==> inputs of run a <==
==> flow/design.v <==
module axi_stream_insert_header #(
    parameter DATA_WD = 32,
    parameter DATA_BYTE_WD = DATA_WD / 8,
    parameter BYTE_CNT_WD = $clog2(DATA_BYTE_WD)
) (
    input clk,
    input rst_n,
    input valid_in,
    input [DATA_WD-1 : 0] data_in,
    input [DATA_BYTE_WD-1 : 0] keep_in,
    input last_in,
    output ready_in,
    output valid_out,
    output [DATA_WD-1 : 0] data_out,
    output [DATA_BYTE_WD-1 : 0] keep_out,
    output last_out,
    input ready_out,
    input valid_insert,
    input [DATA_WD-1 : 0] header_insert,
    input [DATA_BYTE_WD-1 : 0] keep_insert,
    input [BYTE_CNT_WD : 0] byte_insert_cnt,
    output ready_insert
);
function [BYTE_CNT_WD:0]count_1;
    input [DATA_BYTE_WD-1:0] data_in;
    reg [BYTE_CNT_WD:0]cnt,n;
begin
    cnt=0;
    for (n=0;n<DATA_BYTE_WD; n=n+1) begin
        if(data_in[n])
            cnt = cnt+1'b1; 
            count_1 =cnt;
    end
end
endfunction
localparam IDEL = 4'b0001;
localparam HAEDER_INSERT = 4'b0010;
localparam WAIT = 4'b0100;
localparam IN_OUT = 4'b1000;
reg [3:0] current_state;
reg [3:0] next_state;
reg [BYTE_CNT_WD : 0] byte_insert_cnt_temp;
reg [DATA_BYTE_WD-1 : 0] keep_insert_temp;
reg [DATA_WD-1:0] mem [0:4];
reg [1:0] addr_in;
reg [1:0] addr_out;
reg[4:0] cnt_temp;
reg [DATA_BYTE_WD-1 : 0] keepin_last;
wire [BYTE_CNT_WD:0] keepin_last_count;
wire [4:0] out_cnt ;
reg [2*DATA_WD-1 : 0] data_out_reg;
reg [2*DATA_BYTE_WD-1 : 0] keep_out_reg;
reg last_out_reg;
reg [4:0]cnt_out_temp;
    assign keepin_last_count = count_1(keepin_last); 
    assign ready_in = (current_state == HAEDER_INSERT || current_state==IN_OUT)?1'b1:1'b0;
    assign ready_insert = (current_state == IDEL)?1'b1:1'b0;
    assign valid_out = (current_state == IN_OUT)?1'b1:1'b0;
    assign out_cnt = (keepin_last_count+byte_insert_cnt_temp>DATA_BYTE_WD)?cnt_temp+1'b1:cnt_temp; 
    always @(posedge clk or negedge rst_n) begin
        if(!rst_n)begin
            current_state <= IDEL;
        end else begin
            current_state <= next_state;
        end
    end
    always @(*) begin
        next_state = IDEL;
        case (current_state)
            IDEL:begin
                if(valid_insert && ready_insert) 
                    next_state = HAEDER_INSERT;
                else 
                    next_state = IDEL;     
            end
            HAEDER_INSERT:begin
                if(ready_out && addr_in == 2'd3) 
                    next_state = IN_OUT;
                else if(addr_in == 2'd3)
                    next_state = WAIT; 
                else
                    next_state = HAEDER_INSERT;     
            end
            WAIT:begin
                if(valid_in && ready_out) 
                    next_state = IN_OUT;
                else 
                    next_state = WAIT;     
            end
            IN_OUT:begin
                if(last_out) 
                    next_state = IDEL;
                else 
                    next_state = IN_OUT;     
            end
            default: next_state = IDEL;
        endcase    
    end
    always @(posedge clk or negedge rst_n) begin
        if(!rst_n)begin
            byte_insert_cnt_temp <= 'b0;
            keep_insert_temp <= 'b0;
        end else if(valid_insert && ready_insert) begin
            byte_insert_cnt_temp <= byte_insert_cnt; 
            keep_insert_temp <= keep_insert;
        end else begin
            byte_insert_cnt_temp <= byte_insert_cnt_temp;
            keep_insert_temp <= keep_insert_temp;
        end
    end
    integer k;
    always @(posedge clk or negedge rst_n) begin
        if(!rst_n)begin
            addr_in <= 2'd0;
            cnt_temp <= 5'b0;
            keepin_last <= 'b0; 
            for(k=0;k<=4;k=k+1) 
               mem[k] <= 32'b0;        
        end else if(valid_insert && ready_insert && addr_in==2'd0) begin 
            addr_in <= addr_in + 1'b1;
            mem[addr_in] <= header_insert;
            cnt_temp <= 5'b0;
            keepin_last <= 'b0;
        end else if (valid_in && ready_in && last_in) begin 
            addr_in <= addr_in + 1'b1;
            mem[addr_in] <= data_in;
            cnt_temp <= cnt_temp + 1'b1;
            keepin_last <= keep_in;
        end else if (valid_in && ready_in) begin 
            addr_in <= addr_in + 1'b1;
            mem[addr_in] <= data_in;
            cnt_temp <= cnt_temp + 1'b1;
            keepin_last <= keepin_last;
        end else begin
            addr_in <= addr_in;
            cnt_temp <= cnt_temp;
            keepin_last <= keepin_last;
        end
    end
    always @(posedge clk or negedge rst_n) begin
        if(!rst_n)begin
            data_out_reg <= 'b0;
            keep_out_reg <= 'b0;
            last_out_reg <= 1'b0;
            addr_out <= 'b0;
            cnt_out_temp <= 'b0;
        end else if((current_state==HAEDER_INSERT || current_state==WAIT) && next_state == IN_OUT) begin 
            data_out_reg <= {mem[addr_out],mem[addr_out+1]} << (DATA_BYTE_WD - byte_insert_cnt)*8;
            keep_out_reg <= {DATA_BYTE_WD{1'b1}};
            last_out_reg <= 1'b0;
            addr_out <= addr_out + 1'b1;
            cnt_out_temp <= cnt_out_temp+1'b1;
        end else if (valid_out && ready_out) begin
            data_out_reg <= {mem[addr_out],mem[addr_out+1]} << (DATA_BYTE_WD - byte_insert_cnt)*8; 
            addr_out <= addr_out + 1'b1;
            cnt_out_temp <= cnt_out_temp+1'b1;
            if (cnt_out_temp == out_cnt-1'b1) begin
            last_out_reg <= 1'b1;
            keep_out_reg <= {keep_insert_temp,keepin_last} << (DATA_BYTE_WD - byte_insert_cnt);            
            end else begin                                                                                                                                           
            last_out_reg <= 1'b0;
            keep_out_reg <= {DATA_BYTE_WD{1'b1}};               
            end
        end else begin
            data_out_reg <= data_out_reg;
            keep_out_reg <= keep_out_reg;
            last_out_reg <= 1'b0;
            addr_out <= 'b0;
            cnt_out_temp <= 'b0;
        end
    end
    assign data_out = data_out_reg[2*DATA_WD-1:DATA_WD];
    assign keep_out = (out_cnt == cnt_temp)?keep_out_reg[2*DATA_BYTE_WD-1:DATA_BYTE_WD]:keep_out_reg[DATA_BYTE_WD-1:0];
    assign last_out = last_out_reg;
endmodule
==> flow/run.sh <==
#!/bin/bash
# the make line also repeats each setting of config.mk as NAME=value (left out here)
make -C /OpenROAD-flow-scripts/flow DESIGN_CONFIG=/design/flow/config.mk WORK_HOME=/design/flow/orfs CLKGATE_MAP_FILE= finish
==> flow/config.mk <==
export PLATFORM = sky130hd
export DESIGN_NAME = axi_stream_insert_header
export DESIGN_NICKNAME = axi_stream_insert_header
export VERILOG_FILES = /design/flow/design.v
export SDC_FILE = /design/flow/constraint.sdc
export NUM_CORES = 4
export LEC_CHECK = 0
export ABC_AREA = 1
export CAP_MARGIN = 20
export CELL_PAD_IN_SITES_DETAIL_PLACEMENT = 0
export CORE_MARGIN = 2
export CORE_UTILIZATION = 71
export CTS_CLUSTER_SIZE = 75
export GPL_ROUTABILITY_DRIVEN = 1
export HOLD_SLACK_MARGIN = -0.09
export PLACE_DENSITY_LB_ADDON = 0.02
export SETUP_SLACK_MARGIN = -0.15
export SLEW_MARGIN = 20
==> flow/constraint.sdc <==
create_clock -name core_clock -period 2.83 [get_ports {clk}]
set_input_delay 0.5660 -clock core_clock [delete_from_list [all_inputs] [get_ports {clk}]]
set_output_delay 0.5660 -clock core_clock [all_outputs]
set_load 0.01 [all_outputs]
==> run b: changes against run a <==
==> flow/config.mk (replaced) <==
export PLATFORM = sky130hd
export DESIGN_NAME = axi_stream_insert_header
export DESIGN_NICKNAME = axi_stream_insert_header
export VERILOG_FILES = /design/flow/design.v
export SDC_FILE = /design/flow/constraint.sdc
export NUM_CORES = 4
export LEC_CHECK = 0
export CAP_MARGIN = 20
export CORE_MARGIN = 2
export CORE_UTILIZATION = 40
export PLACE_DENSITY = 0.6
export SLEW_MARGIN = 20
==> flow/constraint.sdc (replaced) <==
create_clock -name core_clock -period 5.5 [get_ports {clk}]
set_input_delay 1.1000 -clock core_clock [delete_from_list [all_inputs] [get_ports {clk}]]
set_output_delay 1.1000 -clock core_clock [all_outputs]
set_load 0.01 [all_outputs]
==> run c: changes against run a <==
==> flow/config.mk (replaced) <==
export PLATFORM = sky130hd
export DESIGN_NAME = axi_stream_insert_header
export DESIGN_NICKNAME = axi_stream_insert_header
export VERILOG_FILES = /design/flow/design.v
export SDC_FILE = /design/flow/constraint.sdc
export NUM_CORES = 4
export LEC_CHECK = 0
export ABC_AREA = 1
export CAP_MARGIN = 20
export CORE_MARGIN = 2
export CORE_UTILIZATION = 72
export CTS_CLUSTER_DIAMETER = 25
export CTS_CLUSTER_SIZE = 40
export PLACE_DENSITY = 0.7
export SETUP_SLACK_MARGIN = 0.83
export SLEW_MARGIN = 20
==> flow_metrics.tcl <==
# flow metrics
set metrics [dict create \
    common_cells "nand2_1 (556), dfrtp_1 (197), o21ai_0 (191)" \
    status "stopped before the end" \
    use_met3_pct 83.3 \
    lastStage "global routing (5_1_grt)" \
    stop_error "[ERROR GRT-0232] Routing congestion too high. Check the congestion heatmap in the GUI." \
]
[end of results for run c]
==> flow_metrics.tcl <==
# metrics dict for downstream scripts
set metrics [dict create \
    status "timing/DRC/antenna clean" \
    common_cells "nand2_1 (232), dfrtp_1 (197), o21ai_0 (188)" \
    use_met3_pct 5.17 \
    topCellsByArea "dfrtp_1 (43%), o21ai_0 (8.3%), nand2_1 (7.6%)" \
    r2r_start "keepin_last[0]" \
]
[end of results for run b]
==> flow_metrics.tcl <==
# metrics dict for downstream scripts
set metrics [dict create \
    status "failed layout checks" \
    violations "negative setup slack" \
    use_met3_pct 13.5 \
    worst_slack_ps -934 \
    setup_viol 13 \
    common_cells "nand2_1 (556), dfrtp_1 (197), o21ai_0 (191)" \
]
[end of results for run a]

---

==> inputs of trial 27 <==
// axi_stream_insert_header: RTL as listed in full above, without the edits since
Settings: LEC_CHECK=0, ABC_AREA=1, CAP_MARGIN=40, CORE_ASPECT_RATIO=0.5, CORE_MARGIN=2, CORE_UTILIZATION=72, CTS_CLUSTER_DIAMETER=374, CTS_CLUSTER_SIZE=98, PLACE_DENSITY=0.6, SLEW_MARGIN=20, TNS_END_PERCENT=20; clock period 2.91 ns.
run.sh (not shown) runs the stock make flow with config.mk's settings and CLKGATE_MAP_FILE=.
==> trial 78 (differences from trial 27) <==
==> flow/config.mk (replaced) <==
export PLATFORM = sky130hd
export DESIGN_NAME = axi_stream_insert_header
export DESIGN_NICKNAME = axi_stream_insert_header
export VERILOG_FILES = /design/flow/design.v
export SDC_FILE = /design/flow/constraint.sdc
export NUM_CORES = 4
export LEC_CHECK = 0
export CAP_MARGIN = 20
export CORE_MARGIN = 2
export CORE_UTILIZATION = 40
export PLACE_DENSITY = 0.6
export SLEW_MARGIN = 20
==> flow/constraint.sdc (replaced) <==
create_clock -name core_clock -period 7.44 [get_ports {clk}]
set_input_delay 1.4880 -clock core_clock [delete_from_list [all_inputs] [get_ports {clk}]]
set_output_delay 1.4880 -clock core_clock [all_outputs]
set_load 0.01 [all_outputs]
==> qor summary <==
item                                                                                          trial 78                  trial 27
Outcome                                                                        complete, no violations  finished with violations
Layout check failures                                                                                -      negative setup slack
Number of nets in the synthesized netlist                                                        1,378                     1,839
Basic-gate share of the synthesized area counting and, or, nand and nor cells                    0.135                     0.291
RSZ-0062 raised after global routing                                                                no                       yes
Starting DRT DRC Count                                                                           1,305                     3,042
Timing endpoint of the critical path                                                       keep_out[2]               keep_out[3]
Cells resized by post-CTS repair                                                                     0                        28
Depth of the most critical reg-to-reg path                                                           8                        23
Final nets                                                                                       1,433                     1,934
Area fraction in mux cells                                                                      0.0691                   0.00418
Tally of non-filler cells in the final layout                                                    1,722                     2,073
First-pass GRT wire length                                                                   58,700 um                 69,900 um
Detailed Route WL                                                                            37,200 um                 46,400 um
Overall chip area                                                                         29,900 sq um              18,200 sq um
Met2 routed WL                                                                               16,000 um                 19,200 um
